## run A
Design dma_ahb_simple, start of the top module:
module dma_ahb_simple
(
       input   wire          HRESETn
     , input   wire          HCLK
     , input   wire          S_HSEL
     , input   wire  [31:0]  S_HADDR
     , input   wire  [ 1:0]  S_HTRANS
     , input   wire          S_HWRITE
     , input   wire  [ 2:0]  S_HSIZE
     , input   wire  [ 2:0]  S_HBURST
     , input   wire  [31:0]  S_HWDATA
     , output  wire  [31:0]  S_HRDATA
     , output  wire  [ 1:0]  S_HRESP
     , input   wire          S_HREADYin
     , output  wire          S_HREADYout
     , output  wire          IRQ
     , output  wire          M_HBUSREQ
     , input   wire          M_HGRANT
     , output  wire  [31:0]  M_HADDR
     , output  wire  [ 1:0]  M_HTRANS
     , output  wire          M_HWRITE
     , output  wire  [ 2:0]  M_HSIZE
     , output  wire  [ 2:0]  M_HBURST
     , output  wire  [ 3:0]  M_HPROT
     , output  wire  [31:0]  M_HWDATA
     , input   wire  [31:0]  M_HRDATA
     , input   wire  [ 1:0]  M_HRESP
     , input   wire          M_HREADY
);
For scale: roughly 3200 cells after synthesis, ~230 I/O pins.
Settings: LEC_CHECK=0, CAP_MARGIN=20, CORE_MARGIN=2, CORE_UTILIZATION=40, CTS_CLUSTER_DIAMETER=176, HOLD_SLACK_MARGIN=0.17, MAX_ROUTING_LAYER=met4, SLEW_MARGIN=20; clock period 4.5 ns.
run.sh (not shown) runs the stock make flow with config.mk's settings and CLKGATE_MAP_FILE=.
Looking at the reports, run A completed the entire flow and the layout it produced met the timing, design-rule and antenna checks.
--- input diff run A..run B ---
- SETUP_SLACK_MARGIN newly set to 0.21
- GPL_ROUTABILITY_DRIVEN newly set to 0
- the clock period (ns, I/O delays scaled along) changed from 4.5 to 2.83
[summary]
- Every run in the comparison, run A and run B, completed the flow with a clean layout.
- Run A → run B: combinational fraction of design power now sits at about the same level; highest clock frequency the design can meet now sits higher; combinational cell area excluding buffers and inverters now sits higher; via total after detailed routing now sits higher; area overhead of the layout relative to synthesis now sits higher.
- [compare] base=run A new=run B: total design power grew by 61%, post-route standard cell area excluding fillers climbed 0.0017 mm^2.
- Against run A as the reference, run B delivers a higher share of final layout cell area taken by non-clock buffers.
- On final critical delay including setup and external delays, the higher figure sits with run A, not run B.
- As of run B, number of buffers other than clock buffers in the final layout had risen by more than a quarter compared to run A.
--- input diff run B..run C ---
- putting CELL_PAD_IN_SITES_DETAIL_PLACEMENT at 2 where nothing was set
- swapping 176 for 366 in CTS_CLUSTER_DIAMETER
- clearing SETUP_SLACK_MARGIN, which used to be 0.21
- clearing HOLD_SLACK_MARGIN, which used to be 0.17
- clearing GPL_ROUTABILITY_DRIVEN, which used to be 0
- swapping 2.83 for 4.5 in the clock period (ns, I/O delays scaled along)
==> comparison <==
Fraction of power consumed by combinational cells: run B vs run C, no meaningful difference. Compared to run B, run C has clock buffer count in the final layout 1 higher. Register cell area after layout across run C and run B: no real change.
[inputs] run D vs run C
- clearing CTS_CLUSTER_DIAMETER, which used to be 366
- putting SETUP_SLACK_MARGIN at -0.01 where nothing was set
- clearing CELL_PAD_IN_SITES_DETAIL_PLACEMENT, which used to be 2
- clearing MAX_ROUTING_LAYER, which used to be met4
- swapping 4.5 for 3.35 in the clock period (ns, I/O delays scaled along)
==> comparison <==
Compared to run C, run D shows a narrower setup margin.
Of the two values seen for class of the most critical hold timing path, input pin to async pin was produced by run C and flop to flop by run D.
Comparing run C and run D, the higher arrival time of data at the critical path endpoint was measured on run C.
Run D vs. run C: maximum operating frequency shows an increase of 21%, sequential power rose by 35%, global-route total usage across every layer went down.
Comparing run C and run D, final clock period utilization by the worst path is lower on run C.
Compare run C and run D | power lower: run C

dma_ahb_simple again, from the RTL that the note above started with.
## dma_ahb_simple
module dma_ahb_simple
(
       input   wire          HRESETn
     , input   wire          HCLK
     , input   wire          S_HSEL
     , input   wire  [31:0]  S_HADDR
     , input   wire  [ 1:0]  S_HTRANS
     , input   wire          S_HWRITE
     , input   wire  [ 2:0]  S_HSIZE
     , input   wire  [ 2:0]  S_HBURST
     , input   wire  [31:0]  S_HWDATA
     , output  wire  [31:0]  S_HRDATA
     , output  wire  [ 1:0]  S_HRESP
     , input   wire          S_HREADYin
     , output  wire          S_HREADYout
     , output  wire          IRQ
     , output  wire          M_HBUSREQ
     , input   wire          M_HGRANT
     , output  wire  [31:0]  M_HADDR
     , output  wire  [ 1:0]  M_HTRANS
     , output  wire          M_HWRITE
     , output  wire  [ 2:0]  M_HSIZE
     , output  wire  [ 2:0]  M_HBURST
     , output  wire  [ 3:0]  M_HPROT
     , output  wire  [31:0]  M_HWDATA
     , input   wire  [31:0]  M_HRDATA
     , input   wire  [ 1:0]  M_HRESP
     , input   wire          M_HREADY
);
   wire            DMA_EN   ;  
   wire            DMA_GO   ;
   wire            DMA_BUSY ;
   wire            DMA_DONE ;
   wire  [31:0]    DMA_SRC  ;  
   wire  [31:0]    DMA_DST  ;  
   wire  [15:0]    DMA_BNUM ;  
  ...
make LEC_CHECK=0 ABC_AREA=1 CAP_MARGIN=5 CELL_PAD_IN_SITES_DETAIL_PLACEMENT=2 CORE_MARGIN=5 CORE_UTILIZATION=62 CTS_CLUSTER_DIAMETER=233 GPL_ROUTABILITY_DRIVEN=0 GPL_TIMING_DRIVEN=0 HOLD_SLACK_MARGIN=0.17 MAX_ROUTING_LAYER=met4 SETUP_SLACK_MARGIN=0.84 SLEW_MARGIN=20 TNS_END_PERCENT=40 finish   # period 2.83 ns
The baseline never finished: it broke off in detailed placement (3_5_place_dp).
Rerun with:
Settings changed: ABC_AREA 1 to not set, CAP_MARGIN 5 to 20, CELL_PAD_IN_SITES_DETAIL_PLACEMENT 2 to not set, CORE_MARGIN 5 to 2, CORE_UTILIZATION 62 to 40, CTS_CLUSTER_DIAMETER 233 to not set, GPL_ROUTABILITY_DRIVEN 0 to not set, GPL_TIMING_DRIVEN 0 to not set, HOLD_SLACK_MARGIN 0.17 to not set, MAX_ROUTING_LAYER met4 to not set, SETUP_SLACK_MARGIN 0.84 to not set, TNS_END_PERCENT 40 to not set.
Clock period 2.83 ns to 3.35 ns, I/O delays scaled along.
The changed run completed without violations.
Die size went up by 36%.
Synthesized area went down by about 8%.
Synthesized cell count went down by about 40%.

dma_ahb_simple again, from the RTL that the note above started with.
==> flow/design.v (excerpt) <==
module dma_ahb_simple
(
       input   wire          HRESETn
     , input   wire          HCLK
     , input   wire          S_HSEL
     , input   wire  [31:0]  S_HADDR
     , input   wire  [ 1:0]  S_HTRANS
     , input   wire          S_HWRITE
     , input   wire  [ 2:0]  S_HSIZE
     , input   wire  [ 2:0]  S_HBURST
     , input   wire  [31:0]  S_HWDATA
     , output  wire  [31:0]  S_HRDATA
     , output  wire  [ 1:0]  S_HRESP
     , input   wire          S_HREADYin
     , output  wire          S_HREADYout
     , output  wire          IRQ
     , output  wire          M_HBUSREQ
     , input   wire          M_HGRANT
     , output  wire  [31:0]  M_HADDR
     , output  wire  [ 1:0]  M_HTRANS
     , output  wire          M_HWRITE
     , output  wire  [ 2:0]  M_HSIZE
     , output  wire  [ 2:0]  M_HBURST
     , output  wire  [ 3:0]  M_HPROT
     , output  wire  [31:0]  M_HWDATA
     , input   wire  [31:0]  M_HRDATA
     , input   wire  [ 1:0]  M_HRESP
     , input   wire          M_HREADY
);
  ...
Settings: LEC_CHECK=0, ABC_AREA=1, CAP_MARGIN=40, CELL_PAD_IN_SITES_GLOBAL_PLACEMENT=0, CORE_MARGIN=2, CORE_UTILIZATION=66, GPL_ROUTABILITY_DRIVEN=1, GPL_TIMING_DRIVEN=1, SLEW_MARGIN=20; clock period 2.78 ns.
Next try:
ABC_AREA = 0   (was 1)
CORE_UTILIZATION = 67   (was 66)
CTS_CLUSTER_SIZE = 33   (was not set)
clock period = 2.24 ns   (was 2.78 ns; I/O delays follow)
Now the flow finished but failed the layout checks on negative setup slack.
Area after synthesis decreases by a little under a tenth.
Core utilization increases by 12 points.
Final area increases by a few percent.
Total power increases by about a fifth.
Routed wire length increases by a quarter to a third.
Hold slack got worse by 88 ps.
Non-clock buffer count increases by 305.
Next try:
ABC_AREA = not set   (was 0)
CAP_MARGIN = 20   (was 40)
CELL_PAD_IN_SITES_GLOBAL_PLACEMENT = not set   (was 0)
CORE_UTILIZATION = 40   (was 67)
CTS_CLUSTER_SIZE = not set   (was 33)
GPL_ROUTABILITY_DRIVEN = not set   (was 1)
GPL_TIMING_DRIVEN = not set   (was 1)
clock period = 2.48 ns   (was 2.24 ns; I/O delays follow)
The changed run finished but failed the layout checks on negative setup slack.
Synthesized area stays the same.
Wire length came out lower by a quarter to a third.
Combinational power is lower by roughly a tenth.
Worst hold slack gets worse by 290 ps.
Count of clock-buffer cells in the layout grows by 19.
Sequential share of layout area rises by 1.8 points.
Next try:
ABC_AREA = 1   (was not set)
CORE_UTILIZATION = 68   (was 40)
clock period = 3.29 ns   (was 2.48 ns; I/O delays follow)
Result: This time the run produced a clean layout. Combinational power is higher by 110%. Final cell count is higher by 28%. Worst setup slack gains 650 ps. Clock skew is lower by 9.1 ps. Hold slack gains 350 ps. Routed wire length is higher by 3.8%. Flip-flop count does not change. Synthesized area is higher by 8.8%. Non-clock buffer count is lower by 258.

Starting RTL as in the previous note.
clock: 3.21 ns
lec_check: 0
abc_area: 1
cap_margin: 40
cell_pad_in_sites_global_placement: 0
core_margin: 5
core_utilization: 65
cts_cluster_diameter: 355
gpl_routability_driven: 1
gpl_timing_driven: 1
place_density: 0.78
slew_margin: 20
The starting point finished with timing, DRC and antenna clean.
Edit:
--- a/flow/config.mk
+++ b/flow/config.mk
@@ -8,10 +8,12 @@
 export ABC_AREA = 1
 export CAP_MARGIN = 40
-export CELL_PAD_IN_SITES_GLOBAL_PLACEMENT = 0
-export CORE_MARGIN = 5
-export CORE_UTILIZATION = 65
-export CTS_CLUSTER_DIAMETER = 355
+export CELL_PAD_IN_SITES_GLOBAL_PLACEMENT = 2
+export CORE_MARGIN = 6
+export CORE_UTILIZATION = 34
+export CTS_CLUSTER_SIZE = 23
 export GPL_ROUTABILITY_DRIVEN = 1
 export GPL_TIMING_DRIVEN = 1
+export HOLD_SLACK_MARGIN = 0.23
+export MAX_ROUTING_LAYER = met4
 export PLACE_DENSITY = 0.78
-export SLEW_MARGIN = 20
+export SLEW_MARGIN = 5
What happened: Synthesized area does not change. Count of clock-buffer cells in the layout goes up by 10. Maximum frequency goes down by 3.6%.
Edit:
==> flow/config.mk (replaced) <==
export PLATFORM = sky130hd
export DESIGN_NAME = dma_ahb_simple
export DESIGN_NICKNAME = dma_ahb_simple
export VERILOG_FILES = /design/flow/design.v
export SDC_FILE = /design/flow/constraint.sdc
export NUM_CORES = 4
export LEC_CHECK = 0
export CAP_MARGIN = 20
export CORE_MARGIN = 2
export CORE_UTILIZATION = 40
export SLEW_MARGIN = 20
==> flow/constraint.sdc (replaced) <==
create_clock -name core_clock -period 4.5 [get_ports {HCLK}]
set_input_delay 0.9000 -clock core_clock [delete_from_list [all_inputs] [get_ports {HCLK}]]
set_output_delay 0.9000 -clock core_clock [all_outputs]
set_load 0.01 [all_outputs]
Outcome: Sequential power fell by about 30%; total power fell by 34%; core utilization rose by 6.4 points; sequential share of layout area rose by 4.9 points; count of clock-buffer cells in the layout rose by 2; clock skew rose by 0.038 ns; setup slack is better by 0.88 ns; design area fell by 8.9%; non-clock buffer count fell by 31; flip-flop count is unchanged.
Edit:
--- a/flow/config.mk
+++ b/flow/config.mk
@@ -8,4 +8,5 @@
 export CAP_MARGIN = 20
 export CORE_MARGIN = 2
-export CORE_UTILIZATION = 40
+export CORE_UTILIZATION = 70
+export SETUP_SLACK_MARGIN = -0.15
 export SLEW_MARGIN = 20
==> flow/constraint.sdc (replaced) <==
create_clock -name core_clock -period 2.11 [get_ports {HCLK}]
set_input_delay 0.4220 -clock core_clock [delete_from_list [all_inputs] [get_ports {HCLK}]]
set_output_delay 0.4220 -clock core_clock [all_outputs]
set_load 0.01 [all_outputs]
The changed run died in global routing with GRT-0232.
Die area fell by about 40%.
Synthesized cell count does not change.
Area after synthesis stays the same.
Edit:
--- a/flow/config.mk
+++ b/flow/config.mk
@@ -8,5 +8,6 @@
 export CAP_MARGIN = 20
 export CORE_MARGIN = 2
-export CORE_UTILIZATION = 70
-export SETUP_SLACK_MARGIN = -0.15
+export CORE_UTILIZATION = 66
+export CTS_CLUSTER_SIZE = 52
+export SETUP_SLACK_MARGIN = 0.55
 export SLEW_MARGIN = 20
==> flow/constraint.sdc (replaced) <==
create_clock -name core_clock -period 1.9 [get_ports {HCLK}]
set_input_delay 0.3800 -clock core_clock [delete_from_list [all_inputs] [get_ports {HCLK}]]
set_output_delay 0.3800 -clock core_clock [all_outputs]
set_load 0.01 [all_outputs]
=>
- The changed run never finished: it broke off in global routing (GRT-0232)
- die area went up by 6.0%
- synthesized cell count is unchanged
- area after synthesis does not change
Power figures rest on the tool's default switching activity, not on a simulated workload.
